==> design.v <==
`timescale 1ns/1ps
module regfile(input             clk, 
               input             we, 
               input      [4:0]  ra1, ra2, wa, 
               input      [31:0] wd, 
               output reg [31:0] rd1, rd2);
	reg [31:0] R1;
	reg [31:0] R2;
	reg [31:0] R3;
	reg [31:0] R4;
	reg [31:0] R5;
	reg [31:0] R6;
	reg [31:0] R7;
	reg [31:0] R8;
	reg [31:0] R9;
	reg [31:0] R10;
	reg [31:0] R11;
	reg [31:0] R12;
	reg [31:0] R13;
	reg [31:0] R14;
	reg [31:0] R15;
	reg [31:0] R16;
	reg [31:0] R17;
	reg [31:0] R18;
	reg [31:0] R19;
	reg [31:0] R20;
	reg [31:0] R21;
	reg [31:0] R22;
	reg [31:0] R23;
	reg [31:0] R24;
	reg [31:0] R25;
	reg [31:0] R26;
	reg [31:0] R27;
	reg [31:0] R28;
	reg [31:0] R29;
	reg [31:0] R30;
	reg [31:0] R31;
	always @(posedge clk)
	begin
  	 if (we) 
	 begin
   		case (wa[4:0])
   		5'd0:   ;
   		5'd1:   R1  <= wd;
   		5'd2:   R2  <= wd;
   		5'd3:   R3  <= wd;
   		5'd4:   R4  <= wd;
   		5'd5:   R5  <= wd;
   		5'd6:   R6  <= wd;
   		5'd7:   R7  <= wd;
   		5'd8:   R8  <= wd;
   		5'd9:   R9  <= wd;
   		5'd10:  R10 <= wd;
   		5'd11:  R11 <= wd;
   		5'd12:  R12 <= wd;
   		5'd13:  R13 <= wd;
   		5'd14:  R14 <= wd;
   		5'd15:  R15 <= wd;
   		5'd16:  R16 <= wd;
   		5'd17:  R17 <= wd;
   		5'd18:  R18 <= wd;
   		5'd19:  R19 <= wd;
   		5'd20:  R20 <= wd;
   		5'd21:  R21 <= wd;
   		5'd22:  R22 <= wd;
   		5'd23:  R23 <= wd;
   		5'd24:  R24 <= wd;
   		5'd25:  R25 <= wd;
   		5'd26:  R26 <= wd;
   		5'd27:  R27 <= wd;
   		5'd28:  R28 <= wd;
   		5'd29:  R29 <= wd;
   		5'd30:  R30 <= wd;
   		5'd31:  R31 <= wd;
   		endcase
     end
	end
	always @(*)
	begin
		case (ra2[4:0])
		5'd0:   rd2 = 32'b0;
		5'd1:   rd2 = R1;
		5'd2:   rd2 = R2;
		5'd3:   rd2 = R3;
		5'd4:   rd2 = R4;
		5'd5:   rd2 = R5;
		5'd6:   rd2 = R6;
		5'd7:   rd2 = R7;
		5'd8:   rd2 = R8;
		5'd9:   rd2 = R9;
		5'd10:  rd2 = R10;
		5'd11:  rd2 = R11;
		5'd12:  rd2 = R12;
		5'd13:  rd2 = R13;
		5'd14:  rd2 = R14;
		5'd15:  rd2 = R15;
		5'd16:  rd2 = R16;
		5'd17:  rd2 = R17;
		5'd18:  rd2 = R18;
		5'd19:  rd2 = R19;
		5'd20:  rd2 = R20;
		5'd21:  rd2 = R21;
		5'd22:  rd2 = R22;
		5'd23:  rd2 = R23;
		5'd24:  rd2 = R24;
		5'd25:  rd2 = R25;
		5'd26:  rd2 = R26;
		5'd27:  rd2 = R27;
		5'd28:  rd2 = R28;
		5'd29:  rd2 = R29;
		5'd30:  rd2 = R30;
		5'd31:  rd2 = R31;
		endcase
	end
	always @(*)
	begin
		case (ra1[4:0])
		5'd0:   rd1 = 32'b0;
		5'd1:   rd1 = R1;
		5'd2:   rd1 = R2;
		5'd3:   rd1 = R3;
		5'd4:   rd1 = R4;
		5'd5:   rd1 = R5;
		5'd6:   rd1 = R6;
		5'd7:   rd1 = R7;
		5'd8:   rd1 = R8;
		5'd9:   rd1 = R9;
		5'd10:  rd1 = R10;
		5'd11:  rd1 = R11;
		5'd12:  rd1 = R12;
		5'd13:  rd1 = R13;
		5'd14:  rd1 = R14;
		5'd15:  rd1 = R15;
		5'd16:  rd1 = R16;
		5'd17:  rd1 = R17;
		5'd18:  rd1 = R18;
		5'd19:  rd1 = R19;
		5'd20:  rd1 = R20;
		5'd21:  rd1 = R21;
		5'd22:  rd1 = R22;
		5'd23:  rd1 = R23;
		5'd24:  rd1 = R24;
		5'd25:  rd1 = R25;
		5'd26:  rd1 = R26;
		5'd27:  rd1 = R27;
		5'd28:  rd1 = R28;
		5'd29:  rd1 = R29;
		5'd30:  rd1 = R30;
		5'd31:  rd1 = R31;
		endcase
	end
endmodule
module alu(input      [31:0] a, b, 
           input      [2:0]  alucont, 
           output reg [31:0] result,
           output            zero);
  wire [31:0] b2, sum, slt;
  assign b2 = alucont[2] ? ~b:b; 
  assign sum = a + b2 + alucont[2];
  assign slt = sum[31];
  always@(*)
    case(alucont[1:0])
      2'b00: result <= a & b;
      2'b01: result <= a | b;
      2'b10: result <= sum;
      2'b11: result <= slt;
    endcase
  assign zero = (result == 32'b0);
endmodule
module adder(input [31:0] a, b,
             output [31:0] y);
  assign y = a + b;
endmodule
module sl2(input  [31:0] a,
           output [31:0] y);
  assign y = {a[29:0], 2'b00};
endmodule
module sign_zero_ext(input      [15:0] a,
                     input             signext,
                     output reg [31:0] y);
   always @(*)
	begin
	   if (signext)  y <= {{16{a[15]}}, a[15:0]};
	   else          y <= {16'b0, a[15:0]};
	end
endmodule
module shift_left_16(input      [31:0] a,
		               input         shiftl16,
                     output reg [31:0] y);
   always @(*)
	begin
	   if (shiftl16) y = {a[15:0],16'b0};
	   else          y = a[31:0];
	end
endmodule
module flopr #(parameter WIDTH = 8)
              (input                  clk, reset,
               input      [WIDTH-1:0] d, 
               output reg [WIDTH-1:0] q);
  always @(posedge clk, posedge reset)
    if (reset) q <= 0;
    else       q <= d;
endmodule
module flopenr #(parameter WIDTH = 8)
                (input                  clk, reset,
                 input                  en,
                 input      [WIDTH-1:0] d, 
                 output reg [WIDTH-1:0] q);
  always @(posedge clk, posedge reset)
    if      (reset) q <= 0;
    else if (en)    q <= d;
endmodule
module mux2 #(parameter WIDTH = 8)
             (input  [WIDTH-1:0] d0, d1, 
              input              s, 
              output [WIDTH-1:0] y);
  assign y = s ? d1 : d0; 
endmodule
module mux4to1 #(parameter WIDTH = 8)
             (input  [WIDTH-1:0] d0, d1, d2, d3, 
              input        s0,
				  input  		s1,  
              output [WIDTH-1:0] y);
  assign y = s1 ? (s0 ? d3 : d2) : (s0 ? d1 : d0); 
endmodule
`timescale 1ns/1ps
module mips(input         clk, reset,
            output [31:0] pc,
            input  [31:0] instr,
            output        memwrite,
            output [31:0] memaddr,
            output [31:0] memwritedata,
            input  [31:0] memreaddata);
  wire        signext, shiftl16, memtoreg, branch;
  wire        pcsrc, zero;
  wire        alusrc, regdst, regwrite, jump;
  wire [2:0]  alucontrol;
  wire 		  stall;
  wire ID_EX_memtoreg;
  wire [4:0] ID_EX_rs, ID_EX_rt, IF_ID_rs, IF_ID_rt;
  wire EX_MEM_regwrite;   
  wire [1:0] ForwardC, ForwardD;
  wire ForwardA, ForwardB;
  wire [4:0] EX_MEM_writereg, MEM_WB_writereg;
  wire [31:0] IF_ID_instr;
  wire flush;
  controller c(
    .stall     (stall),
	 .flush     (flush),		 
    .clk       (clk),
	 .reset     (reset),		 
    .op         (IF_ID_instr[31:26]), 
		.funct      (IF_ID_instr[5:0]), 
		.zero       (zero),
		.signext    (signext),
		.shiftl16   (shiftl16),
		.MEM_WB_memtoreg   (memtoreg),
		.EX_MEM_memwrite   (memwrite),
		.pcsrc      (pcsrc),
		.ID_EX_alusrc     (alusrc),
		.ID_EX_regdst     (regdst),
		.MEM_WB_regwrite   (regwrite),
		.EX_MEM_regwrite   (EX_MEM_regwrite),
		.ID_EX_jump       (jump),
		.alucontrol (alucontrol),
		.ID_EX_memtoreg  (ID_EX_memtoreg)
		);
  datapath dp(
    .flush      (flush),    
    .stall      (stall),    
    .clk        (clk),
    .reset      (reset),
    .signext    (signext),
    .shiftl16   (shiftl16),
    .memtoreg   (memtoreg),
    .pcsrc      (pcsrc),
    .alusrc     (alusrc),
    .regdst     (regdst),
    .regwrite   (regwrite),
    .jump       (jump),
    .alucontrol (alucontrol),
    .EX_MEM_zero       (zero),   
    .pc         (pc),
    .instr      (instr),
    .EX_MEM_aluout     (memaddr), 
    .EX_MEM_writedata  (memwritedata),
    .readdata   (memreaddata),
	 .IF_ID_instr (IF_ID_instr),
	 .IF_ID_rs   (IF_ID_rs), 
	 .IF_ID_rt   (IF_ID_rt), 
	 .ID_EX_rt   (ID_EX_rt),
	 .ID_EX_rs   (ID_EX_rs),
	 .ForwardA   (ForwardA),
	 .ForwardB   (ForwardB),
	 .ForwardC   (ForwardC),
	 .ForwardD   (ForwardD),
	 .EX_MEM_writereg (EX_MEM_writereg), 
	 .MEM_WB_writereg (MEM_WB_writereg));
	hazard_detection hz (
	.reset      (reset),
	.stall      (stall),
	.ID_EX_memtoreg  (ID_EX_memtoreg),
	.IF_ID_rs   (IF_ID_rs), 
	.IF_ID_rt   (IF_ID_rt), 
	.ID_EX_rt   (ID_EX_rt),
	.flush      (flush),
	.jump       (jump),
	.pcsrc      (pcsrc));
	forwarding_unit fwd (
	.EX_MEM_regwrite  (EX_MEM_regwrite),
	.MEM_WB_regwrite  (regwrite),
	.IF_ID_rs         (IF_ID_rs),
	.IF_ID_rt         (IF_ID_rt),
	.ID_EX_rs         (ID_EX_rs),
	.ID_EX_rt         (ID_EX_rt),
	.EX_MEM_writereg  (EX_MEM_writereg),
	.MEM_WB_writereg  (MEM_WB_writereg),
	.ForwardA         (ForwardA),
	.ForwardB         (ForwardB),
	.ForwardC         (ForwardC),
	.ForwardD         (ForwardD));
endmodule
module forwarding_unit (
						input            EX_MEM_regwrite, MEM_WB_regwrite,
                  input      [4:0] IF_ID_rs, IF_ID_rt, ID_EX_rs, ID_EX_rt, EX_MEM_writereg, MEM_WB_writereg,
                  output reg [1:0] ForwardC, ForwardD,
						output reg ForwardA, ForwardB);
  always @(*) 
  begin
    if (MEM_WB_regwrite & MEM_WB_writereg == IF_ID_rs) 
		ForwardA = 1'b1;
    else 
		ForwardA = 1'b0;
    if (MEM_WB_regwrite & MEM_WB_writereg == IF_ID_rt) 
		ForwardB = 1'b1;
    else 
		ForwardB = 1'b0;
    if (EX_MEM_regwrite & EX_MEM_writereg == ID_EX_rs) 
		ForwardC[1:0] = 2'b01;
    else if (MEM_WB_regwrite & MEM_WB_writereg == ID_EX_rs) 
		ForwardC[1:0] = 2'b10;
    else 
		ForwardC[1:0] = 2'b00;
    if (EX_MEM_regwrite & EX_MEM_writereg == ID_EX_rt) 
		ForwardD[1:0] = 2'b01;
    else if (MEM_WB_regwrite & MEM_WB_writereg == ID_EX_rt) 
		ForwardD[1:0] = 2'b10;
    else 
		ForwardD[1:0] = 2'b00;
  end
endmodule
module hazard_detection (
								input reset,
								input ID_EX_memtoreg,   
								input [4:0] ID_EX_rt,  IF_ID_rs, IF_ID_rt,
								input pcsrc, jump,
								output reg stall, 
								output reg flush
								);
  always @(*) begin
  if (reset == 1)
   stall = 1'b0;
  else if ((ID_EX_memtoreg==1) & (IF_ID_rs == ID_EX_rt))
	stall = 1'b1;
  else if ((ID_EX_memtoreg==1) & (IF_ID_rt == ID_EX_rt))
	stall = 1'b1;
  else 
	stall = 1'b0;
  end
  always @(*) begin
  if (reset == 1)
   flush = 1'b0;
  if (pcsrc | jump)
   flush = 1'b1;
  else
	flush = 1'b0;
  end
endmodule
module controller(  
						input clk, reset, stall, flush,     
						input  [5:0] op, funct,
                  input        zero,
                  output       signext,
                  output       shiftl16,
                  output       MEM_WB_memtoreg, EX_MEM_memwrite,
                  output       pcsrc, ID_EX_alusrc,
                  output       ID_EX_regdst, MEM_WB_regwrite,
                  output       ID_EX_jump,
                  output [2:0] alucontrol,
						output ID_EX_memtoreg,
						output EX_MEM_regwrite
						);
  wire [1:0] aluop;
  wire       branch;
  wire [1:0] hz_aluop;
  wire hz_memtoreg, hz_memwrite, hz_branch, hz_alusrc, hz_regdst, hz_regwrite, hz_jump;
  wire ID_EX_memwrite, ID_EX_branch, ID_EX_regwrite;   
  wire [5:0] ID_EX_funct;
  wire [1:0] ID_EX_aluop;
  wire EX_MEM_memtoreg, EX_MEM_branch;  
  mux2 #(9) hazard (
    .d0 ({memtoreg, memwrite, branch, alusrc, regdst, regwrite, aluop, jump}),
    .d1 (9'b0),
    .s  (stall | flush),
    .y  ({hz_memtoreg, hz_memwrite, hz_branch, hz_alusrc, hz_regdst, hz_regwrite, hz_aluop, hz_jump}));
  flopr #(15) ID_EX (
    .clk (clk),
    .reset (reset),
    .d  ({hz_memtoreg, hz_memwrite, hz_branch, hz_alusrc, hz_regdst, hz_regwrite, hz_aluop, funct, hz_jump}),
    .q  ({ID_EX_memtoreg, ID_EX_memwrite, ID_EX_branch, ID_EX_alusrc, ID_EX_regdst, ID_EX_regwrite, ID_EX_aluop, ID_EX_funct, ID_EX_jump}));
  flopr #(4) EX_MEM (
    .clk (clk),
	 .reset (reset),
	 .d  ({ID_EX_memtoreg, ID_EX_memwrite, ID_EX_branch, ID_EX_regwrite}),
	 .q  ({EX_MEM_memtoreg, EX_MEM_memwrite, EX_MEM_branch, EX_MEM_regwrite}));
  flopr #(2) MEM_WB (
    .clk (clk),
	 .reset (reset),
	 .d  ({EX_MEM_regwrite, EX_MEM_memtoreg}),
	 .q  ({MEM_WB_regwrite, MEM_WB_memtoreg}));
  maindec md(
    .op       (op),
	 .funct	  (funct),    
    .signext  (signext),
    .shiftl16 (shiftl16),
    .memtoreg (memtoreg),
    .memwrite (memwrite),
    .branch   (branch),
    .alusrc   (alusrc),
    .regdst   (regdst),
    .regwrite (regwrite),
    .jump     (jump),
    .aluop    (aluop));
  aludec ad( 
    .op         (op),
    .funct      (ID_EX_funct),
    .aluop      (ID_EX_aluop), 
    .alucontrol (alucontrol));
  assign pcsrc = op[0] ? (EX_MEM_branch & ~zero) : (EX_MEM_branch & zero);  
endmodule
module maindec(input  [5:0] op, funct,   
               output       signext,
               output       shiftl16,
               output       memtoreg, memwrite,
               output       branch, alusrc,
               output       regdst, regwrite,
               output       jump,
               output [1:0] aluop);
  reg [10:0] controls;
  assign {signext, shiftl16, regwrite, regdst, alusrc, branch, memwrite,
          memtoreg, jump, aluop} = controls;
  always @(*)
    case(op)
      6'b000000:
		if (funct == 6'b001000)
			controls <= 11'b00000000100; 
      else if(funct == 6'b000000)
			controls <= 11'b00000000000;  
		else
			controls <= 11'b00110000011;  
      6'b100011: controls <= 11'b10101001000;  
      6'b101011: controls <= 11'b10001010000;  
      6'b000100: controls <= 11'b10000100001;  
		6'b000101: controls <= 11'b10000100001;  
      6'b001000, 
      6'b001001: controls <= 11'b10101000000;  
      6'b001101: controls <= 11'b00101000010;  
      6'b001111: controls <= 11'b01101000000;  
      6'b000010: controls <= 11'b00000000100;  
		6'b000011: controls <= 11'b00100000100;  
		6'b001010: controls <= 11'b10101000011;  
      default:   controls <= 11'b00000000000;  
    endcase
endmodule
module aludec(input      [5:0] funct,
              input      [1:0] aluop,
              output reg [2:0] alucontrol,
				  input      [5:0] op);
  always @(*)
    case(aluop)
      2'b00: alucontrol <= 3'b010;   
      2'b01: alucontrol <= 3'b110;   
      2'b10: alucontrol <= 3'b001;   
		default: case(op)
			 6'b001010: alucontrol <= 3'b111;  
      default: case(funct)           
          6'b100000,
          6'b100001: alucontrol <= 3'b010;  
          6'b100010,
          6'b100011: alucontrol <= 3'b110;  
          6'b100100: alucontrol <= 3'b000;  
          6'b100101: alucontrol <= 3'b001;  
			 6'b101010: alucontrol <= 3'b111;  
          6'b101011: alucontrol <= 3'b111;  
          default:   alucontrol <= 3'b010;  
        endcase
    endcase
    endcase
endmodule
module datapath(input         clk, reset,
                input         signext,
                input         shiftl16,
                input         memtoreg, pcsrc,
                input         alusrc, regdst,
                input         regwrite, jump,
                input  [2:0]  alucontrol,
                output        EX_MEM_zero,
                output [31:0] pc,
                input  [31:0] instr,
                output [31:0] EX_MEM_aluout, EX_MEM_writedata,
                input  [31:0] readdata,
					 output [4:0] IF_ID_rs, IF_ID_rt, ID_EX_rs, ID_EX_rt,
					 input stall, flush,
					 input ForwardA, ForwardB,
					 input [1:0] ForwardC, ForwardD,
					 output [4:0] EX_MEM_writereg, MEM_WB_writereg,
					 output [31:0] IF_ID_instr);
  wire [4:0]  writereg, wa_mux_result;
  wire [31:0] pcnext, pcnextbr, pcplus4, pcbranch;
  wire [31:0] signimm, signimmsh, shiftedimm;
  wire [31:0] srca, srcb;
  wire [31:0] result, jr_pc_result, wd_mux_result;
  wire        shift;
  wire [4:0] ra1_mux_result;
  wire [31:0] MEM_WB_readdata ,MEM_WB_aluout;  
  wire [31:0] aluout;  
  wire [31:0] ID_EX_pcplus4_out;
  wire [31:0] ID_EX_srca, ID_EX_writedata, ID_EX_shiftedimm;
  wire [31:0] IF_ID_pcplus4_out;
  wire [31:0] fwd_srca, fwd_writedata;
  wire [31:0] fwd_srca2, fwd_writedata2;
  wire [4:0]  IF_ID_rd, ID_EX_rd;
  wire [31:0] writedata;
  wire [31:0] pcnext_flush;
  assign IF_ID_rs = IF_ID_instr[25:21];
  assign IF_ID_rt = IF_ID_instr[20:16];
  assign IF_ID_rd = IF_ID_instr[15:11];
  flopenr #(32) pcreg(
    .clk   (clk),
    .reset (reset),
	 .en    (~stall),
    .d     (pcnext_flush),
    .q     (pc));
  adder pcadd1(
    .a (pc),
    .b (32'b100),
    .y (pcplus4));
  sl2 immsh(
    .a (signimm),
    .y (signimmsh));
  adder pcadd2(
    .a (ID_EX_pcplus4_out),
    .b (signimmsh),
    .y (pcbranch));
  mux2 #(32) pcbrmux(
    .d0  (pcplus4),
    .d1  (pcbranch),
    .s   (pcsrc),
    .y   (pcnextbr));
  mux2 #(32) pcmux(
    .d0   (pcnextbr),
    .d1   (jr_pc_result),   
    .s    (~IF_ID_instr[31] & ~IF_ID_instr[30] & ~IF_ID_instr[29] & ~IF_ID_instr[28] & ~IF_ID_instr[27] & ~IF_ID_instr[26] & ~IF_ID_instr[0] & ~IF_ID_instr[1] & ~IF_ID_instr[2] & IF_ID_instr[3] & ~IF_ID_instr[4] & ~IF_ID_instr[5]),
    .y    (pcnext));
   mux2 #(32) pcmux_flush(   
    .d0   (pcplus4),
    .d1   (pcnext),
    .s    (flush),
    .y    (pcnext_flush));
  regfile rf(
    .clk     (clk),
    .we      (regwrite),
    .ra1     (IF_ID_instr[25:21]),
    .ra2     (ra1_mux_result),
    .wa      (wa_mux_result),
    .wd      (wd_mux_result),
    .rd1     (srca),
    .rd2     (writedata));
  mux2 #(5) wrmux(
    .d0  (ID_EX_rt),
    .d1  (ID_EX_rd),
    .s   (regdst),
    .y   (writereg));
  mux2 #(32) resmux(
    .d0 (MEM_WB_aluout),
    .d1 (MEM_WB_readdata),
    .s  (memtoreg),
    .y  (result));
  sign_zero_ext sze(
    .a       (IF_ID_instr[15:0]),
    .signext (signext),
    .y       (signimm[31:0]));
  shift_left_16 sl16(
    .a         (signimm[31:0]),
    .shiftl16  (shiftl16),
    .y         (shiftedimm[31:0]));
  mux2 #(32) srcbmux(
    .d0 (fwd_writedata2),
    .d1 (ID_EX_shiftedimm[31:0]),
    .s  (alusrc),
    .y  (srcb));
  alu alu(
    .a       (fwd_srca2),
    .b       (srcb),
    .alucont (alucontrol),
    .result  (aluout),
    .zero    (zero));
	 mux2 #(32) wd_mux(
    .d0 (result),
    .d1 (IF_ID_pcplus4_out),
    .s  (jump),
    .y  (wd_mux_result));  
	 mux2 #(5) wa_mux(
    .d0 (MEM_WB_writereg),
    .d1 (5'b11111),
    .s  (jump),
    .y  (wa_mux_result));   
	 mux2 #(5) ra1_mux(
    .d0 (IF_ID_instr[20:16]),
    .d1 (5'b11111),
    .s  (~IF_ID_instr[31] & ~IF_ID_instr[30] & ~IF_ID_instr[29] & ~IF_ID_instr[28] & ~IF_ID_instr[27] & ~IF_ID_instr[26] & ~IF_ID_instr[0] & ~IF_ID_instr[1] & ~IF_ID_instr[2] & IF_ID_instr[3] & ~IF_ID_instr[4] & ~IF_ID_instr[5]),  
    .y  (ra1_mux_result));   
	 mux2 #(32) jr_pc_mux(
    .d0 ({pcplus4[31:28], IF_ID_instr[25:0], 2'b00}),
    .d1 (writedata),
    .s  (~IF_ID_instr[31] & ~IF_ID_instr[30] & ~IF_ID_instr[29] & ~IF_ID_instr[28] & ~IF_ID_instr[27] & ~IF_ID_instr[26] & ~IF_ID_instr[0] & ~IF_ID_instr[1] & ~IF_ID_instr[2] & IF_ID_instr[3] & ~IF_ID_instr[4] & ~IF_ID_instr[5]),
    .y  (jr_pc_result));   
	 flopenr #(32) IF_ID(
    .clk   (clk),
    .reset (reset),
    .en    (~stall),
    .d     (flush ? 32'b0 : {instr}),
    .q     ({IF_ID_instr}));
	 flopenr #(32) IF_ID_pcplus4 (   
	 .clk   (clk), 
	 .reset (reset),
	 .en    (~stall),
	 .d     (pcplus4),
	 .q     (IF_ID_pcplus4_out));
	 flopr #(111) ID_EX(    
    .clk   (clk),
    .reset (reset),
    .d     ({fwd_srca, fwd_writedata, shiftedimm, IF_ID_rs, IF_ID_rt, IF_ID_rd}),
    .q     ({ID_EX_srca, ID_EX_writedata, ID_EX_shiftedimm, ID_EX_rs, ID_EX_rt, ID_EX_rd}));
	 flopr #(32) ID_EX_pcplus4 (
	 .clk   (clk), 
	 .reset (reset),
	 .d     (IF_ID_pcplus4_out),
	 .q     (ID_EX_pcplus4_out));
	 flopr #(70) EX_MEM(    
    .clk   (clk),
    .reset (reset),
    .d     ({aluout, fwd_writedata2, writereg, zero}),   
    .q     ({EX_MEM_aluout, EX_MEM_writedata, EX_MEM_writereg, EX_MEM_zero}));
	 flopr #(69) MEM_WB(
    .clk   (clk),
    .reset (reset),
    .d     ({readdata, EX_MEM_aluout, EX_MEM_writereg}),
    .q     ({MEM_WB_readdata, MEM_WB_aluout, MEM_WB_writereg}));
	 mux2 #(32) fwd_before_srca(
    .d0 (srca),
    .d1 (result),
    .s  (ForwardA),
    .y  (fwd_srca));
	 mux2 #(32) fwd_before_writedata(
    .d0 (writedata),
    .d1 (result),
    .s  (ForwardB),
    .y  (fwd_writedata));
	 mux4to1 #(32) fwd_after_srca(
    .d0 (ID_EX_srca),
    .d1 (EX_MEM_aluout),
    .d2 (result),
    .d3 (32'b0),
    .s0 (ForwardC[0]),
	 .s1 (ForwardC[1]),
    .y  (fwd_srca2));
	 mux4to1 #(32) fwd_after_writedata(
    .d0 (ID_EX_writedata),
    .d1 (EX_MEM_aluout),
    .d2 (result),
    .d3 (32'b0),
    .s0 (ForwardD[0]),
	 .s1 (ForwardD[1]),
    .y  (fwd_writedata2));
endmodule
==> run.sh <==
#!/bin/bash
# the make line also repeats each setting of config.mk as NAME=value (left out here)
make -C /OpenROAD-flow-scripts/flow DESIGN_CONFIG=/design/flow/config.mk WORK_HOME=/design/flow/orfs CLKGATE_MAP_FILE= finish
==> config.mk <==
export PLATFORM = sky130hd
export DESIGN_NAME = mips
export DESIGN_NICKNAME = mips
export VERILOG_FILES = /design/flow/design.v
export SDC_FILE = /design/flow/constraint.sdc
export NUM_CORES = 4
export LEC_CHECK = 0
export CAP_MARGIN = 35
export CELL_PAD_IN_SITES_GLOBAL_PLACEMENT = 0
export CORE_MARGIN = 2
export CORE_UTILIZATION = 58
export GPL_TIMING_DRIVEN = 1
export MAX_ROUTING_LAYER = met4
export SETUP_SLACK_MARGIN = 0.13
export SLEW_MARGIN = 20
==> constraint.sdc <==
create_clock -name core_clock -period 4.72 [get_ports {clk}]
set_input_delay 0.9440 -clock core_clock [delete_from_list [all_inputs] [get_ports {clk}]]
set_output_delay 0.9440 -clock core_clock [all_outputs]
set_load 0.01 [all_outputs]
==> qor.txt, run 1 <==
Run status - failed layout checks
Failing layout criteria - setup timing
Data arrival, critical path - 6.00 ns
Via density - 7.90
Measured slew at the worst slew-check pin - 1.16 ns
Mean cell area of the mapped netlist - 12.9 sq um
Chip area line of the yosys report - 0.0621 sq mm
Final Hold Slack - 0.348 ns
Aoi share - 18.8%
Skew final - 0.0393 ns
Final setup vio count - 4
Yosys cell count - 4819
VDD IR max - 0.415 mV
Main logic family after synthesis - AND-OR/OR-AND gates
Highest-utilization routing layer at the global route stage - met2
Time the worst path needs with I/O delays and setup - 5.29 ns
Final Hold Violating Endpoints - 0
GR met3 Demand/Resource - 25.6%
Clock group share of total power - 32.6%
Vertical die size - 331 um
Routed Antenna Nets - 0
Count of pins on the block boundary - 163
Dominant Register Cell - sky130_fd_sc_hd__edfxtp_1
Area share of and/or/nand/nor cells after synthesis - 8.50%
Vias - 55400
Hold/Removal Path Class - flip-flop to flip-flop
Overall power after layout - 36.3 mW
Met2 Track Usage GR - 72.7%
Endpoint kind of the worst setup timing path - flip-flop
Starting DRT DRC Count - 11700
Setup crit start - dp.ID_EX.q[6]
Pleak - 28.0 nW
Detailed-route wire length per cell - 42.4 um
Cell with the largest stage delay on the worst path - sky130_fd_sc_hd__or4_4
Cell area power density - 473 mW/mm^2
End point of the most critical hold path - c.EX_MEM.q[2]
Share of flip-flops with an asynchronous set or reset - 28.7%
Flops out of synthesis - 1391
Share of the core filled by cells before placement - 58.2%
Setup slack after layout - -0.565 ns
CTS H-tree depth - 4
Clock slew at the register clock pins of the worst setup and hold paths - 0.06 ns
Switching component of the power - 11.1 mW
Aggregate routed wire length - 297000 um
XOR/XNOR Fraction of Synth Area - 2.05%
Clock Tree Buf Depth - 3
Met1 usage - 64.7%
Leftover overflow at the end of global routing - 0
Number of port buffers - 162
Critical Path Source Type - flip-flop
P_seq - 15.8 mW
Worst endpoint required time - 5.43 ns
Max transition margin - 22.1%
Total GRT Usage - 55.2%
First-pass iteration count of the detailed router - 15
Highest net fanout along the worst path - 6
Post-Syn Nets - 4949
Logic power comb - 8.65 mW
Tally of max-capacitance violations - 0
Crit-path cells - xnor2_2 -> nand4_1 -> buf_6 -> a211o_4 -> buf_12 -> mux2i_2 -> nand2_1 -> nand2_2 -> xnor2_2 -> ha_4 -> a21oi_2 -> o21ai_1 -> or4_1 -> and3_1 -> o21ai_1 -> a211oi_1 -> or4_4 -> or4b_4 -> nor4_2 -> nand4bb_1 -> nor3_2 -> o211a_1
Area leader share - 48.0%
Number of buffers and inverters on the critical path - 2
Gate power share - 23.8%
Fraction of the mapped netlist area in adder cells - 1.46%
Net switching share of the total power - 30.5%
Hold wc startpoint - c.ID_EX.q[13]
Reg-to-reg setup timing slack - -0.57 ns
Syn Std Cell Area - 0.0621 sq mm
Area added between synthesis and finish - 23.6%
Power in the clock group - 11.8 mW
Synth Seq Share - 64.1%
Clock tree from TritonCTS - yes
Internal Power - 25.2 mW
Synth Instances - 4819
Top cells, area - sky130_fd_sc_hd__edfxtp_1 48%, sky130_fd_sc_hd__dfrtp_1 16%, sky130_fd_sc_hd__a22oi_1 6.0%
Portion of the clock cycle consumed by the worst path in the final layout - 112%
End of the critical path - dp.EX_MEM.q[0]
Residual DRC - 0
Post-synth mux share - 2.48%
Placeable core region - 0.107 sq mm
Fmax achieved - 189 MHz
Cell type with the largest total area after synthesis - sky130_fd_sc_hd__edfxtp_1
Number of buffers inserted during clock tree synthesis - 144
Yosys warning count - 23
Critical Setup Path Class - flip-flop to flip-flop
Reg-to-reg startpoint - dp.ID_EX.q[6]
Top cell type by instance count after synthesis - sky130_fd_sc_hd__edfxtp_1
Count of library flops with an enable pin - 992
Initial antenna violation count - 20
Vias in the first global route - 51400
Overall die width - 331 um
Clock latency of the later-clocked register in the worst-skew pair - 0.80 ns
Warning total across the stage logs - 41
Worst R2R Path Depth - 22
Part of the power in registers - 43.6%
Cell variety after synth - 89
Logic depth of the worst setup path including buffers - 22
Worst path max stage delay - 0.57 ns
Cell family with the largest share of critical-path delay - simple AND/OR/NAND/NOR gates
CTS Root Cell - sky130_fd_sc_hd__clkbuf_16
Endpoint of the lowest-slack register-to-register path - dp.EX_MEM.q[0]
RSZ-0062 raised after global routing - true
Max-slew violation count - 0
Post-detail-place hpwl - 189000 um
Net count reported at finish - 5601
Fill cell total of the finished layout - 7293
Standard-cell row count - 120
Pin count of the biggest net entering global routing - 162
First-pass GRT wire length - 402000 um
# clock sinks - 1391
Top cells by instance count after synthesis - 992 x sky130_fd_sc_hd__edfxtp_1, 496 x sky130_fd_sc_hd__a22oi_1, 399 x sky130_fd_sc_hd__dfrtp_1, 273 x sky130_fd_sc_hd__clkbuf_1, 267 x sky130_fd_sc_hd__nand2_1
GP Congestion - 1.07
Worst hold stages - 0
Total Die Area - 0.110 sq mm
Power group with the highest consumption - sequential cells
==> timing repair <==
item,in CTS,in global routing
resized,43,82
hold buffers,0,0
buffers inserted,18,18
pin swaps,22,40
endpoints found under the setup margin,13,36
==> metal layers <==
metal	part of all wire [%]	routed length [um]
met5	0	0
met4	11	32100
met3	17	51900
met2	40	119000
met1	32	94500
==> area by class of cell <==
| cell class | instances | area (sq um) | area share (%) |
|---|---|---|---|
| clock buffers | 183 | 3950 | 5.14 |
| repair buffers | 852 | 7880 | 10.3 |
| diodes | 28 | 70.1 | 0.0914 |
| clock inverters | 74 | 867 | 1.13 |
| multi-input cells | 3016 | 22200 | 28.9 |
| flip-flops and latches | 1391 | 39800 | 51.9 |
| inverters | 66 | 251 | 0.328 |
| well taps | 1403 | 1760 | 2.29 |
==> per-stage QoR <==
| stage | util (%) | instance area, sq um | setup WS (ns) | TNS (ns) | cells |
|---|---|---|---|---|---|
| final | 71.9 | 76700 | -0.565 | -1.33 | 7013 |
| after global routing | 71.9 | 76700 | -0.748 | -2.27 | 7006 |
| after CTS | 71.1 | 75800 | -0.483 | -0.570 | 6951 |
| after detailed placement | 66.3 | 70600 | -0.762 | -2.30 | 6676 |
| after global placement | 65.9 | 70300 | -0.699 | -1.89 | 6657 |
| after floorplan | - | 62400 | -3.75 | -1021.45 | 4819 |
==> run 2: changes to the inputs <==
CAP_MARGIN = 30   (was 35)
CELL_PAD_IN_SITES_DETAIL_PLACEMENT = 1   (was not set)
CELL_PAD_IN_SITES_GLOBAL_PLACEMENT = 3   (was 0)
CORE_MARGIN = 9   (was 2)
CORE_UTILIZATION = 37   (was 58)
CTS_CLUSTER_DIAMETER = 248   (was not set)
CTS_CLUSTER_SIZE = 78   (was not set)
GPL_TIMING_DRIVEN = 0   (was 1)
MAX_ROUTING_LAYER = met5   (was met4)
MIN_ROUTING_LAYER = met2   (was not set)
PLACE_DENSITY_LB_ADDON = 0.16   (was not set)
clock period = 11.6 ns   (was 4.72 ns; I/O delays follow)
==> run 2 against run 1 <==
Synthesized cell count is the same. The flow now stops in 5_1_grt. Area after synthesis unchanged. Die area is 67% higher.
==> qor.txt, run 2 <==
Count of pins on the block boundary - 163
Standard-cell row count - 149
CTS Root Cell - sky130_fd_sc_hd__clkbuf_16
Leftover overflow at the end of global routing - 573
Number of port buffers - 162
Total Die Area - 0.183 sq mm
Worst slack, placed - 2.83 ns
Post-Syn Nets - 4949
Cell variety after synth - 89
First error - [ERROR GRT-0116] Global routing finished with congestion. Check the congestion regions in the DRC Viewer.
Dpl cell area - 0.0744 sq mm
Synth Instances - 4819
Top cells, area - sky130_fd_sc_hd__edfxtp_1 48%, sky130_fd_sc_hd__dfrtp_1 16%, sky130_fd_sc_hd__a22oi_1 6.0%
Count of library flops with an enable pin - 992
Dominant Register Cell - sky130_fd_sc_hd__edfxtp_1
Area leader share - 48.0%
Post-detail-place hpwl - 324000 um
Clock Tree Buf Depth - 3
# clock sinks - 1391
Post-synth mux share - 2.48%
XOR/XNOR Fraction of Synth Area - 2.05%
Share of the core filled by cells before placement - 37.5%
Top cells by instance count after synthesis - 992 x sky130_fd_sc_hd__edfxtp_1, 496 x sky130_fd_sc_hd__a22oi_1, 399 x sky130_fd_sc_hd__dfrtp_1, 273 x sky130_fd_sc_hd__clkbuf_1, 267 x sky130_fd_sc_hd__nand2_1
Aoi share - 18.8%
Number of hold buffers added after CTS - 0
Yosys warning count - 23
Area share of and/or/nand/nor cells after synthesis - 8.50%
Cell type with the largest total area after synthesis - sky130_fd_sc_hd__edfxtp_1
Run status - stopped before the end
Placeable core region - 0.166 sq mm
Fraction of the mapped netlist area in adder cells - 1.46%
Flops out of synthesis - 1391
Syn Std Cell Area - 0.0621 sq mm
Step where the flow halted - 5_1_grt
Setup Fix Bufs, Post-CTS - 0
Vertical die size - 428 um
GP Congestion - 1.15
Top cell type by instance count after synthesis - sky130_fd_sc_hd__edfxtp_1
Yosys cell count - 4819
Post-cts sizing count - 0
Chip area line of the yosys report - 0.0621 sq mm
Overall die width - 428 um
Number of buffers inserted during clock tree synthesis - 21
Number of placed cells counting well taps - 7513
Mean cell area of the mapped netlist - 12.9 sq um
Share of flip-flops with an asynchronous set or reset - 28.7%
Synth Seq Share - 64.1%
CTS H-tree depth - 1
Total GRT Usage - 78.4%
Main logic family after synthesis - AND-OR/OR-AND gates
## run 2: metal layers
layer  overflow  GRT usage (%)
met1          -              -
met2         76           83.5
met3        354           84.2
met4         61           61.8
met5         82           62.1
## run 2: metrics by stage
step,hold slack (ns),setup TNS [ns]
after detailed placement,0.338,0
after CTS,0.394,0
after global placement,0.336,-417.51
after floorplan,0.331,0
==> run 3: changes to the inputs <==
CAP_MARGIN = 20   (was 30)
CELL_PAD_IN_SITES_DETAIL_PLACEMENT = not set   (was 1)
CELL_PAD_IN_SITES_GLOBAL_PLACEMENT = not set   (was 3)
CORE_MARGIN = 2   (was 9)
CORE_UTILIZATION = 40   (was 37)
CTS_CLUSTER_DIAMETER = not set   (was 248)
CTS_CLUSTER_SIZE = not set   (was 78)
GPL_TIMING_DRIVEN = not set   (was 0)
MAX_ROUTING_LAYER = not set   (was met5)
MIN_ROUTING_LAYER = not set   (was met2)
PLACE_DENSITY = 0.6   (was not set)
PLACE_DENSITY_LB_ADDON = not set   (was 0.16)
SETUP_SLACK_MARGIN = not set   (was 0.13)
clock period = 7.0 ns   (was 11.6 ns; I/O delays follow)
==> run 3 against run 2 <==
Now clean on timing, DRC and antenna. Area after synthesis unchanged. Die area decreased by 13%. Synthesized cell count unchanged.
==> qor.txt, run 3 <==
Run status - no timing/DRC/antenna violations
Clock tree from TritonCTS - yes
Max transition margin - 10.6%
Time the worst path needs with I/O delays and setup - 6.43 ns
Clock slew at the register clock pins of the worst setup and hold paths - 0.06 ns
Hold wc startpoint - c.ID_EX.q[12]
Cell area power density - 321 mW/mm^2
Flops out of synthesis - 1391
Synth Instances - 4819
Reg-to-reg startpoint - dp.IF_ID.q[26]
Starting DRT DRC Count - 10000
Final Hold Slack - 0.346 ns
Worst hold stages - 0
Mean cell area of the mapped netlist - 12.9 sq um
Power group with the highest consumption - sequential cells
First-pass iteration count of the detailed router - 10
Area added between synthesis and finish - 16.9%
Leftover overflow at the end of global routing - 0
Highest net fanout along the worst path - 16
Clock Tree Buf Depth - 3
Overall power after layout - 23.3 mW
Area leader share - 48.0%
Reg-to-reg setup timing slack - 0.57 ns
Clock group share of total power - 34.3%
Endpoint of the lowest-slack register-to-register path - dp.EX_MEM.q[0]
Aoi share - 18.8%
Logic power comb - 4.57 mW
Number of buffers inserted during clock tree synthesis - 150
Hold/Removal Path Class - flip-flop to flip-flop
GP Congestion - 0.992
Top cells, area - sky130_fd_sc_hd__edfxtp_1 48%, sky130_fd_sc_hd__dfrtp_1 16%, sky130_fd_sc_hd__a22oi_1 6.0%
Crit-path cells - nand4bb_1 -> o311ai_2 -> nand2_2 -> buf_4 -> xor2_1 -> ha_1 -> a21o_1 -> a21o_1 -> a21o_1 -> a221o_1 -> a21oi_1 -> o211ai_1 -> a21o_1 -> a21oi_1 -> mux2i_1 -> o32a_1 -> or4_1 -> nor3_1 -> o211a_1
Final non-filler cell area - 0.0726 sq mm
Number of buffers and inverters on the critical path - 1
Net count reported at finish - 5137
Initial antenna violation count - 10
Warning total across the stage logs - 33
Max-slew violation count - 0
CTS H-tree depth - 4
Routed Antenna Nets - 0
Overall die width - 398 um
Top cell type by instance count after synthesis - sky130_fd_sc_hd__edfxtp_1
End of the critical path - dp.EX_MEM.q[0]
Top cells by instance count after synthesis - 992 x sky130_fd_sc_hd__edfxtp_1, 496 x sky130_fd_sc_hd__a22oi_1, 399 x sky130_fd_sc_hd__dfrtp_1, 273 x sky130_fd_sc_hd__clkbuf_1, 267 x sky130_fd_sc_hd__nand2_1
Total GRT Usage - 37.1%
CTS Root Cell - sky130_fd_sc_hd__clkbuf_16
Skew final - 0.0571 ns
Worst path most repeated cell - sky130_fd_sc_hd__a21o_1
Syn Std Cell Area - 0.0621 sq mm
Critical Path Source Type - flip-flop
Cell variety after synth - 89
Fraction of the mapped netlist area in adder cells - 1.46%
Yosys cell count - 4819
XOR/XNOR Fraction of Synth Area - 2.05%
Standard-cell row count - 144
Setup Fix Bufs, Post-CTS - 0
Critical Setup Path Class - flip-flop to flip-flop
Main logic family after synthesis - AND-OR/OR-AND gates
Detailed-route wire length per cell - 41.8 um
Total Die Area - 0.158 sq mm
Net switching share of the total power - 31.3%
Setup crit start - dp.IF_ID.q[26]
Yosys warning count - 23
Vias - 51600
Cell type with the largest total area after synthesis - sky130_fd_sc_hd__edfxtp_1
Internal Power - 16.0 mW
Switching component of the power - 7.31 mW
Number of port buffers - 162
Power in the clock group - 7.99 mW
Count of library flops with an enable pin - 992
First-pass GRT wire length - 403000 um
Number of hold buffers added after CTS - 0
Part of the power in registers - 46.1%
Vias in the first global route - 48700
Final Hold Violating Endpoints - 0
Share of flip-flops with an asynchronous set or reset - 28.7%
Share of the core filled by cells before placement - 40.3%
Gate power share - 19.6%
Placeable core region - 0.154 sq mm
P_seq - 10.8 mW
Post-Syn Nets - 4949
Worst path max stage delay - 0.73 ns
Logic depth of the worst setup path including buffers - 19
Final setup vio count - 0
# clock sinks - 1391
Fmax achieved - 156 MHz
Data arrival, critical path - 7.13 ns
Portion of the clock cycle consumed by the worst path in the final layout - 91.8%
Tally of max-capacitance violations - 0
Via density - 7.19
Residual DRC - 0
Endpoint kind of the worst setup timing path - flip-flop
Count of pins on the block boundary - 163
Pin count of the biggest net entering global routing - 156
Chip area line of the yosys report - 0.0621 sq mm
Aggregate routed wire length - 300000 um
Cell family with the largest share of critical-path delay - AND-OR/OR-AND gates
Clock latency of the later-clocked register in the worst-skew pair - 0.82 ns
Dpl cell area - 0.0676 sq mm
Area share of and/or/nand/nor cells after synthesis - 8.50%
Post-cts sizing count - 0
Synth Seq Share - 64.1%
Worst R2R Path Depth - 19
Cell with the largest stage delay on the worst path - sky130_fd_sc_hd__o311ai_2
Post-synth mux share - 2.48%
Worst endpoint required time - 7.71 ns
Fill cell total of the finished layout - 13600
End point of the most critical hold path - c.EX_MEM.q[1]
VDD IR max - 0.254 mV
Pleak - 25.3 nW
Dominant Register Cell - sky130_fd_sc_hd__edfxtp_1
RSZ-0062 raised after global routing - false
Post-detail-place hpwl - 179000 um
Vertical die size - 398 um
Measured slew at the worst slew-check pin - 1.33 ns
[run 3: layout make-up]
type,instances,area (sq um),share of cell area (%)
well taps,2044,2560,3.52
inverters,66,251,0.346
clock buffers,190,3980,5.49
multi-input cells,3016,21600,29.8
flip-flops and latches,1391,39800,54.8
repair buffers,382,3400,4.69
diodes,8,20.0,0.0276
clock inverters,89,951,1.31
[run 3: metal layers]
metal	wire [um]	vias to the layer above	GRT usage (%)	share of wire, %
met5	217	-	0.666	0.072
met3	48800	1437	16.2	16
met1	103000	25400	45.7	34
li1	-	19700	-	-
met4	27200	12	25.3	9.0
met2	122000	5020	52.2	40
[run 3: stage by stage]
step,worst slack [ns],util (%),instances,TNS (ns)
global placement,0.767,43.8,6895,0
detailed placement,0.703,43.9,6898,0
finish,0.572,47.1,7186,0
floorplan,-1.93,-,4819,-186.98
global route,0.208,47.1,7181,0
CTS,0.608,47.1,7177,0
==> run 4: changes to the inputs <==
ABC_AREA = 0   (was not set)
CELL_PAD_IN_SITES_DETAIL_PLACEMENT = 2   (was not set)
CELL_PAD_IN_SITES_GLOBAL_PLACEMENT = 2   (was not set)
CORE_MARGIN = 4   (was 2)
CORE_UTILIZATION = 23   (was 40)
CTS_CLUSTER_SIZE = 16   (was not set)
GPL_TIMING_DRIVEN = 1   (was not set)
HOLD_SLACK_MARGIN = 0.07   (was not set)
MAX_ROUTING_LAYER = met4   (was not set)
PLACE_DENSITY = 0.73   (was 0.6)
TNS_END_PERCENT = 50   (was not set)
==> run 4 against run 3 <==
Core utilization decreased by 19 points. Area after synthesis unchanged. Clock power grew 2%. Die area rose by 76%. Largest power group unchanged. Global-route usage fell by 13 points. Critical path depth is 3 higher. Design area grew 2.9%. Combinational power increased by 9.2%. Routed wire length increased by 14%.
==> qor.txt, run 4 <==
Worst endpoint required time - 7.75 ns
Dominant Register Cell - sky130_fd_sc_hd__edfxtp_1
End point of the most critical hold path - c.EX_MEM.q[1]
Leftover overflow at the end of global routing - 0
Area occupied by registers - 0.0398 sq mm
Setup crit start - dp.MEM_WB.q[4]
Residual DRC - 0
Endpoint of the lowest-slack register-to-register path - dp.EX_MEM.q[0]
Vertical die size - 528 um
Logic power comb - 4.99 mW
Chip area line of the yosys report - 0.0621 sq mm
Crit-path cells - xnor2_1 -> nand4_1 -> a211o_1 -> buf_4 -> nor2_1 -> a31oi_1 -> mux2i_1 -> xor2_1 -> ha_1 -> nand2_1 -> nor2_1 -> a221oi_1 -> nand4b_1 -> a32oi_1 -> o211ai_1 -> a21o_1 -> a21oi_1 -> mux2i_1 -> o32a_1 -> or4_1 -> nor3_1 -> o211a_1
Top cell type by instance count after synthesis - sky130_fd_sc_hd__edfxtp_1
# clock sinks - 1391
Pin count of the biggest net entering global routing - 151
Clock slew at the register clock pins of the worst setup and hold paths - 0.07 ns
Starting DRT DRC Count - 10000
Critical Path Source Type - flip-flop
Reg-to-reg setup timing slack - 0.45 ns
Worst R2R Path Depth - 22
Mean cell area of the mapped netlist - 12.9 sq um
Final Hold Violating Endpoints - 0
Syn Std Cell Area - 0.0621 sq mm
Area leader share - 48.0%
Power in the clock group - 8.12 mW
Data arrival, critical path - 7.30 ns
Clock latency of the later-clocked register in the worst-skew pair - 0.82 ns
Cell family with the largest share of critical-path delay - AND-OR/OR-AND gates
Fill cell total of the finished layout - 28400
Via density - 6.20
Skew final - 0.0359 ns
Logic depth of the worst setup path including buffers - 22
Power group with the highest consumption - sequential cells
Clock tree from TritonCTS - yes
Combinational Area - 0.0216 sq mm
RSZ-0062 raised after global routing - false
Max-slew violation count - 0
XOR/XNOR Fraction of Synth Area - 2.05%
Endpoint kind of the worst setup timing path - flip-flop
Part of the power in registers - 45.3%
First-pass iteration count of the detailed router - 9
Clock group share of total power - 33.9%
Count of pins on the block boundary - 163
Post-detail-place hpwl - 218000 um
Tally of max-capacitance violations - 0
Area share of and/or/nand/nor cells after synthesis - 8.50%
Run status - no timing/DRC/antenna violations
Net switching share of the total power - 32.4%
Critical Setup Path Class - flip-flop to flip-flop
Cell area power density - 321 mW/mm^2
Final standard cell utilization of the core - 27.8%
VDD IR max - 0.268 mV
Standard-cell row count - 190
Area added between synthesis and finish - 20.3%
Hold/Removal Path Class - flip-flop to flip-flop
Time the worst path needs with I/O delays and setup - 6.55 ns
Aggregate routed wire length - 344000 um
Total Die Area - 0.278 sq mm
Number of port buffers - 162
Internal Power - 16.2 mW
Pleak - 25.5 nW
Top cells by instance count after synthesis - 992 x sky130_fd_sc_hd__edfxtp_1, 496 x sky130_fd_sc_hd__a22oi_1, 399 x sky130_fd_sc_hd__dfrtp_1, 273 x sky130_fd_sc_hd__clkbuf_1, 267 x sky130_fd_sc_hd__nand2_1
Worst path max stage delay - 0.65 ns
Main logic family after synthesis - AND-OR/OR-AND gates
Count of library flops with an enable pin - 992
End of the critical path - dp.EX_MEM.q[0]
Cell type with the largest total area after synthesis - sky130_fd_sc_hd__edfxtp_1
Aoi share - 18.8%
First-pass GRT wire length - 467000 um
Reg-to-reg startpoint - dp.MEM_WB.q[4]
Gate power share - 20.8%
Synth Instances - 4819
Share of the core filled by cells before placement - 23.1%
Worst hold stages - 0
Highest net fanout along the worst path - 20
Clock Tree Buf Depth - 3
Post-Syn Nets - 4949
Number of buffers inserted during clock tree synthesis - 150
Portion of the clock cycle consumed by the worst path in the final layout - 93.6%
Fmax achieved - 153 MHz
Vias - 54100
Switching component of the power - 7.76 mW
Routed Antenna Nets - 0
Share of flip-flops with an asynchronous set or reset - 28.7%
Final non-filler cell area - 0.0747 sq mm
Overall die width - 528 um
Setup TNS - 0 ns
Number of buffers and inverters on the critical path - 1
Placeable core region - 0.268 sq mm
Cell with the largest stage delay on the worst path - sky130_fd_sc_hd__a211o_1
Number of hold buffers added after CTS - 0
Fraction of the mapped netlist area in adder cells - 1.46%
Top cells, area - sky130_fd_sc_hd__edfxtp_1 48%, sky130_fd_sc_hd__dfrtp_1 16%, sky130_fd_sc_hd__a22oi_1 6.0%
Cell variety after synth - 89
Initial antenna violation count - 28
Detailed-route wire length per cell - 39.4 um
Total GRT Usage - 24.4%
Vias in the first global route - 54200
GP Congestion - 0.967
CTS H-tree depth - 4
Net count reported at finish - 5167
Final setup vio count - 0
Hold wc startpoint - c.ID_EX.q[12]
Yosys cell count - 4819
Synth Seq Share - 64.1%
Warning total across the stage logs - 36
Measured slew at the worst slew-check pin - 1.32 ns
Dpl cell area - 0.0696 sq mm
Flops out of synthesis - 1391
P_seq - 10.9 mW
CTS Root Cell - sky130_fd_sc_hd__clkbuf_16
Post-synth mux share - 2.48%
Yosys warning count - 23
Max transition margin - 11.9%
-- run 4: final cells by class --
cell class | count | share of cell area [%]
inverter | 66 | 0.337
timing repair buffer | 412 | 4.97
tap | 3552 | 5.95
sequential | 1391 | 53.3
clock buffer | 193 | 5.39
antenna | 20 | 0.0670
clock inverter | 79 | 1.02
multi-input combinational | 3016 | 29.0
-- run 4: layer usage --
layer / vias up / GRT usage (%) / wire [um]
met4: 0 / 14.7 / 26400
met3: 1490 / 9.40 / 50600
met2: 4916 / 33.8 / 141000
met1: 27900 / 29.8 / 126000
met5: - / - / 0
li1: 19800 / - / -
-- run 4: repair_timing --
action,4_1_cts,5_1_grt
gates resized,0,1
endpoints found under the setup margin,0,1
buffers inserted,0,0
-- run 4: stage by stage --
stage          setup slack (ns)  total power, mW  cells  hold slack, ns
2_1_floorplan             -2.20             12.9   4819           0.331
3_3_place_gp              0.462             15.4   8428           0.339
3_5_place_dp              0.359             15.7   8429           0.337
4_1_cts                   0.281             23.7   8701           0.367
5_1_grt                  0.0873             24.5   8725           0.374
6_report                  0.446             24.0   8729           0.363
==> run 5: changes to the inputs <==
ABC_AREA = not set   (was 0)
CAP_MARGIN = 35   (was 20)
CELL_PAD_IN_SITES_DETAIL_PLACEMENT = not set   (was 2)
CELL_PAD_IN_SITES_GLOBAL_PLACEMENT = 3   (was 2)
CORE_MARGIN = 2   (was 4)
CORE_UTILIZATION = 37   (was 23)
CTS_CLUSTER_SIZE = not set   (was 16)
HOLD_SLACK_MARGIN = not set   (was 0.07)
PLACE_DENSITY = not set   (was 0.73)
PLACE_DENSITY_LB_ADDON = 0.16   (was not set)
SETUP_SLACK_MARGIN = 0.13   (was not set)
TNS_END_PERCENT = not set   (was 50)
clock period = 4.72 ns   (was 7.0 ns; I/O delays follow)
==> run 5 against run 4 <==
The layout now fails its checks (setup timing). Total power increased by 58%. Synthesized cell count unchanged. Register-to-register slack got worse by 1.2 ns. Clock-buffer cell count increased by 11. Core utilization is 20 points higher. Critical path type unchanged.
==> qor.txt, run 5 <==
Number of buffers and inverters on the critical path - 2
GP Congestion - 0.974
Total Die Area - 0.171 sq mm
Detailed-route wire length per cell - 42.7 um
Clock slew at the register clock pins of the worst setup and hold paths - 0.06 ns
Logic power comb - 9.35 mW
Starting DRT DRC Count - 9071
Fraction of the mapped netlist area in adder cells - 1.46%
Area leader share - 48.0%
Net switching share of the total power - 31.1%
CTS Root Cell - sky130_fd_sc_hd__clkbuf_16
Leftover overflow at the end of global routing - 0
Via density - 6.73
Max-slew violation count - 0
Portion of the clock cycle consumed by the worst path in the final layout - 116%
Post-detail-place hpwl - 228000 um
End point of the most critical hold path - c.EX_MEM.q[1]
Worst hold stages - 0
P_seq - 15.8 mW
Crit-path cells - xnor2_1 -> nand4_1 -> a211o_2 -> buf_12 -> mux2i_1 -> nand2_1 -> nand2_2 -> xnor2_2 -> ha_4 -> a21oi_2 -> o21ai_2 -> or4_1 -> and3_4 -> o21ai_2 -> a211oi_2 -> or4_4 -> or4b_4 -> nor4_4 -> buf_4 -> nand4bb_1 -> nor3_2 -> o211a_1
Power group with the highest consumption - sequential cells
Power in the clock group - 12.7 mW
Reg-to-reg startpoint - dp.ID_EX.q[7]
Data arrival, critical path - 6.22 ns
Mean cell area of the mapped netlist - 12.9 sq um
Fmax achieved - 183 MHz
Post-synth mux share - 2.48%
Number of buffers inserted during clock tree synthesis - 159
Top cells by instance count after synthesis - 992 x sky130_fd_sc_hd__edfxtp_1, 496 x sky130_fd_sc_hd__a22oi_1, 399 x sky130_fd_sc_hd__dfrtp_1, 273 x sky130_fd_sc_hd__clkbuf_1, 267 x sky130_fd_sc_hd__nand2_1
Clock latency of the later-clocked register in the worst-skew pair - 0.84 ns
Run status - failed layout checks
Net count reported at finish - 5734
Residual DRC - 0
Endpoint kind of the worst setup timing path - flip-flop
XOR/XNOR Fraction of Synth Area - 2.05%
Synth Seq Share - 64.1%
Pleak - 28.9 nW
Vias in the first global route - 51100
Aoi share - 18.8%
First-pass iteration count of the detailed router - 9
Cell variety after synth - 89
Skew final - 0.0391 ns
Warning total across the stage logs - 41
VDD IR max - 0.437 mV
Flops out of synthesis - 1391
Number of placed cells counting well taps - 7553
Tally of max-capacitance violations - 0
CTS H-tree depth - 4
Setup TNS - -2.19 ns
Hold wc startpoint - c.ID_EX.q[12]
Overall die width - 414 um
Cell family with the largest share of critical-path delay - simple AND/OR/NAND/NOR gates
Area added between synthesis and finish - 28.0%
Worst path most repeated cell - sky130_fd_sc_hd__o21ai_2
Total GRT Usage - 40.2%
Clock group share of total power - 33.6%
Number of hold buffers added after CTS - 0
Vias - 53500
Worst endpoint required time - 5.48 ns
Highest net fanout along the worst path - 6
Worst path max stage delay - 0.59 ns
First-pass GRT wire length - 451000 um
Clock tree from TritonCTS - yes
Measured slew at the worst slew-check pin - 1.08 ns
Chip area line of the yosys report - 0.0621 sq mm
# clock sinks - 1391
Critical Setup Path Class - flip-flop to flip-flop
Clock Tree Buf Depth - 3
Internal Power - 26.1 mW
Post-Syn Nets - 4949
Yosys cell count - 4819
Switching component of the power - 11.8 mW
Cell with the largest stage delay on the worst path - sky130_fd_sc_hd__or4_4
Cell type with the largest total area after synthesis - sky130_fd_sc_hd__edfxtp_1
Main logic family after synthesis - AND-OR/OR-AND gates
Count of pins on the block boundary - 163
Part of the power in registers - 41.8%
Setup slack after layout - -0.743 ns
Setup crit start - dp.ID_EX.q[7]
Yosys warning count - 23
Dominant Register Cell - sky130_fd_sc_hd__edfxtp_1
Post-Layout Cell Count - 7949
Top cell type by instance count after synthesis - sky130_fd_sc_hd__edfxtp_1
Hold/Removal Path Class - flip-flop to flip-flop
RSZ-0062 raised after global routing - true
Initial antenna violation count - 15
End of the critical path - dp.EX_MEM.q[0]
Placeable core region - 0.167 sq mm
Endpoint of the lowest-slack register-to-register path - dp.EX_MEM.q[0]
Standard-cell row count - 150
Worst R2R Path Depth - 22
Final Hold Violating Endpoints - 0
Share of the core filled by cells before placement - 37.2%
Syn Std Cell Area - 0.0621 sq mm
Max transition margin - 27.9%
Area share of and/or/nand/nor cells after synthesis - 8.50%
Count of library flops with an enable pin - 992
Failing layout criteria - setup timing
Routed Antenna Nets - 0
Synth Instances - 4819
Final standard cell utilization of the core - 47.6%
Cell area power density - 477 mW/mm^2
Gate power share - 24.7%
Reg-to-reg setup timing slack - -0.74 ns
Top cells, area - sky130_fd_sc_hd__edfxtp_1 48%, sky130_fd_sc_hd__dfrtp_1 16%, sky130_fd_sc_hd__a22oi_1 6.0%
Final setup vio count - 9
Aggregate routed wire length - 340000 um
Share of flip-flops with an asynchronous set or reset - 28.7%
Overall power after layout - 37.9 mW
Critical Path Source Type - flip-flop
Number of port buffers - 162
Time the worst path needs with I/O delays and setup - 5.46 ns
Logic depth of the worst setup path including buffers - 22
Vertical die size - 414 um
Pin count of the biggest net entering global routing - 126
## run 5: routing by layer
layer | vias up | GRT usage [%] | routed length, um
met5 | - | - | 0
met4 | 0 | 23.4 | 25700
met3 | 1211 | 11.6 | 40700
met2 | 4359 | 59.3 | 149000
met1 | 27000 | 49.1 | 124000
li1 | 21000 | - | -
## run 5: per-stage QoR
| step | hold WS, ns | setup slack (ns) | area [sq um] |
|---|---|---|---|
| final | 0.348 | -0.743 | 79500 |
| after global routing | 0.371 | -0.965 | 79400 |
| after CTS | 0.351 | -0.625 | 78300 |
| after detailed placement | 0.342 | -1.10 | 72400 |
| after global placement | 0.336 | -1.02 | 71700 |
| after floorplan | 0.331 | -3.75 | 62400 |
## run 5: final cells by class
class / count / area, sq um
Antenna cell: 12 / 30.0
Clock buffer: 204 / 4320
Clock inverter: 86 / 922
Fill cell: 14800 / 87400
Inverter: 66 / 254
Multi-Input combinational cell: 3016 / 22500
Sequential cell: 1391 / 39800
Tap cell: 2204 / 2760
Timing Repair Buffer: 970 / 8940
## run 5: timing repair
item | CTS | global route
pin swaps | 35 | 63
endpoints found under the hold margin | 0 | 0
endpoints found under the setup margin | 22 | 25
gates cloned | 0 | 1
gates resized | 70 | 120
setup buffers | 51 | 30
==> run 6: changes to the inputs <==
CELL_PAD_IN_SITES_DETAIL_PLACEMENT = 2   (was not set)
CORE_MARGIN = 9   (was 2)
CTS_CLUSTER_DIAMETER = 248   (was not set)
CTS_CLUSTER_SIZE = 12   (was not set)
GPL_TIMING_DRIVEN = 0   (was 1)
==> run 6 against run 5 <==
The layout still fails its checks (setup timing). Core utilization grew 1.7 points. First-iteration DRC count up 21%. Sequential power about the same. Sequential cell count unchanged. Area after synthesis did not move. Register-to-register slack worse by 0.49 ns. Non-clock buffer count grew 4. Clock-buffer cell count is 47 lower. Clock skew up 0.023 ns.
==> qor.txt, run 6 <==
Run status - failed layout checks
Failing layout criteria - setup timing
Mean cell area of the mapped netlist - 12.9 sq um
Reg-to-reg startpoint - dp.ID_EX.q[7]
Max-slew violation count - 0
Area added between synthesis and finish - 31.8%
Setup crit start - dp.ID_EX.q[7]
Data arrival, critical path - 6.69 ns
First-pass GRT wire length - 575000 um
Total GRT Usage - 49.0%
GP Congestion - 1.01
End of the critical path - dp.EX_MEM.q[0]
VDD IR max - 0.414 mV
Endpoint kind of the worst setup timing path - flip-flop
Via density - 7.55
XOR/XNOR Fraction of Synth Area - 2.05%
Final non-filler cell area - 0.0818 sq mm
Cell type with the largest total area after synthesis - sky130_fd_sc_hd__edfxtp_1
Gate power share - 26.7%
Starting DRT DRC Count - 11000
Pleak - 29.0 nW
Area share of and/or/nand/nor cells after synthesis - 8.50%
Pin count of the biggest net entering global routing - 35
Max transition margin - 27.3%
Number of buffers inserted during clock tree synthesis - 133
Part of the power in registers - 44.3%
Power in the clock group - 10.5 mW
Fmax achieved - 168 MHz
Initial antenna violation count - 57
Aoi share - 18.8%
Total Die Area - 0.183 sq mm
Clock Tree Buf Depth - 3
End point of the most critical hold path - c.EX_MEM.q[1]
Detailed-route wire length per cell - 56.4 um
Share of the core filled by cells before placement - 37.5%
Worst R2R Path Depth - 26
Number of hold buffers added after CTS - 0
Number of buffers and inverters on the critical path - 4
Hold/Removal Path Class - flip-flop to flip-flop
Reg-to-reg setup timing slack - -1.23 ns
Top cell type by instance count after synthesis - sky130_fd_sc_hd__edfxtp_1
Portion of the clock cycle consumed by the worst path in the final layout - 126%
Cell family with the largest share of critical-path delay - simple AND/OR/NAND/NOR gates
Endpoint of the lowest-slack register-to-register path - dp.EX_MEM.q[0]
CTS Root Cell - sky130_fd_sc_hd__clkbuf_16
RSZ-0062 raised after global routing - true
Logic power comb - 9.65 mW
Cell area power density - 442 mW/mm^2
P_seq - 16.0 mW
Overall die width - 428 um
Power group with the highest consumption - sequential cells
Fraction of the mapped netlist area in adder cells - 1.46%
Clock slew at the register clock pins of the worst setup and hold paths - 0.07 ns
Yosys warning count - 23
Warning total across the stage logs - 33
Net switching share of the total power - 34.6%
Internal Power - 23.7 mW
Logic depth of the worst setup path including buffers - 26
Time the worst path needs with I/O delays and setup - 5.95 ns
Top cells, area - sky130_fd_sc_hd__edfxtp_1 48%, sky130_fd_sc_hd__dfrtp_1 16%, sky130_fd_sc_hd__a22oi_1 6.0%
Fill cell total of the finished layout - 15600
Cell variety after synth - 89
Measured slew at the worst slew-check pin - 1.07 ns
Final Hold Slack - 0.355 ns
Vias in the first global route - 57600
Share of flip-flops with an asynchronous set or reset - 28.7%
Vias - 59900
Critical Path Source Type - flip-flop
Post-detail-place hpwl - 330000 um
Switching component of the power - 12.5 mW
Leftover overflow at the end of global routing - 0
Setup slack after layout - -1.23 ns
Highest net fanout along the worst path - 10
# clock sinks - 1391
Post-Syn Nets - 4949
Clock latency of the later-clocked register in the worst-skew pair - 0.87 ns
Skew final - 0.0618 ns
Clock tree from TritonCTS - yes
Main logic family after synthesis - AND-OR/OR-AND gates
CTS H-tree depth - 4
Tally of max-capacitance violations - 0
Net count reported at finish - 5712
Syn Std Cell Area - 0.0621 sq mm
Synth Seq Share - 64.1%
Final setup vio count - 23
Synth Instances - 4819
Hold wc startpoint - c.ID_EX.q[12]
Post-synth mux share - 2.48%
Chip area line of the yosys report - 0.0621 sq mm
Final Hold Violating Endpoints - 0
Cell with the largest stage delay on the worst path - sky130_fd_sc_hd__or4_4
Worst path max stage delay - 0.57 ns
Worst hold stages - 0
Area leader share - 48.0%
Vertical die size - 428 um
Residual DRC - 0
Dpl cell area - 0.0743 sq mm
Yosys cell count - 4819
First-pass iteration count of the detailed router - 10
Count of library flops with an enable pin - 992
Flops out of synthesis - 1391
Count of pins on the block boundary - 163
Top cells by instance count after synthesis - 992 x sky130_fd_sc_hd__edfxtp_1, 496 x sky130_fd_sc_hd__a22oi_1, 399 x sky130_fd_sc_hd__dfrtp_1, 273 x sky130_fd_sc_hd__clkbuf_1, 267 x sky130_fd_sc_hd__nand2_1
Aggregate routed wire length - 448000 um
Standard-cell row count - 149
Placeable core region - 0.166 sq mm
Worst endpoint required time - 5.46 ns
Clock group share of total power - 29.0%
Number of port buffers - 162
Dominant Register Cell - sky130_fd_sc_hd__edfxtp_1
Routed Antenna Nets - 0
Critical Setup Path Class - flip-flop to flip-flop
[run 6: cell type report]
| cell class | instances | area (sq um) | share of cell area [%] |
|---|---|---|---|
| Antenna cell | 128 | 320 | 0.392 |
| Clock inverter | 11 | 220 | 0.269 |
| Tap cell | 2189 | 2740 | 3.35 |
| Multi-Input combinational cell | 3016 | 23300 | 28.4 |
| Timing Repair Buffer | 630 | 9410 | 11.5 |
| Inverter | 66 | 251 | 0.307 |
| Sequential cell | 1391 | 39800 | 48.6 |
| Clock buffer | 157 | 3500 | 4.28 |
| Buffer | 344 | 2320 | 2.84 |
[run 6: stage by stage]
stage / total power [mW] / instances / setup WS, ns / util (%) / setup TNS, ns
finish: 36.2 / 7932 / -1.23 / 49.4 / -5.41
global route: 36.6 / 7907 / -1.36 / 49.3 / -6.66
global placement: 23.3 / 7170 / -10.33 / 40.3 / -5638.95
floorplan: 19.2 / 4819 / -3.75 / - / -1021.45
CTS: 35.3 / 7757 / -1.19 / 48.7 / -4.51
detailed placement: 24.3 / 7494 / -3.26 / 44.8 / -125.47
[run 6: what timing repair did]
item | in CTS | in global routing
gates resized | 443 | 105
gates cloned | 0 | 1
endpoints found under the setup margin | 105 | 57
pin swaps | 61 | 52
buffers inserted | 96 | 35
[run 6: routing by layer]
metal / track usage, % / vias to the layer above / wire, um
met5: - / - / 0
met4: 42.5 / 0 / 53800
met3: 21.4 / 2336 / 63100
met2: 68.0 / 5966 / 183000
met1: 53.4 / 30600 / 148000
li1: - / 21000 / -
No activity file was given, so power comes from the tool's default toggle rates.
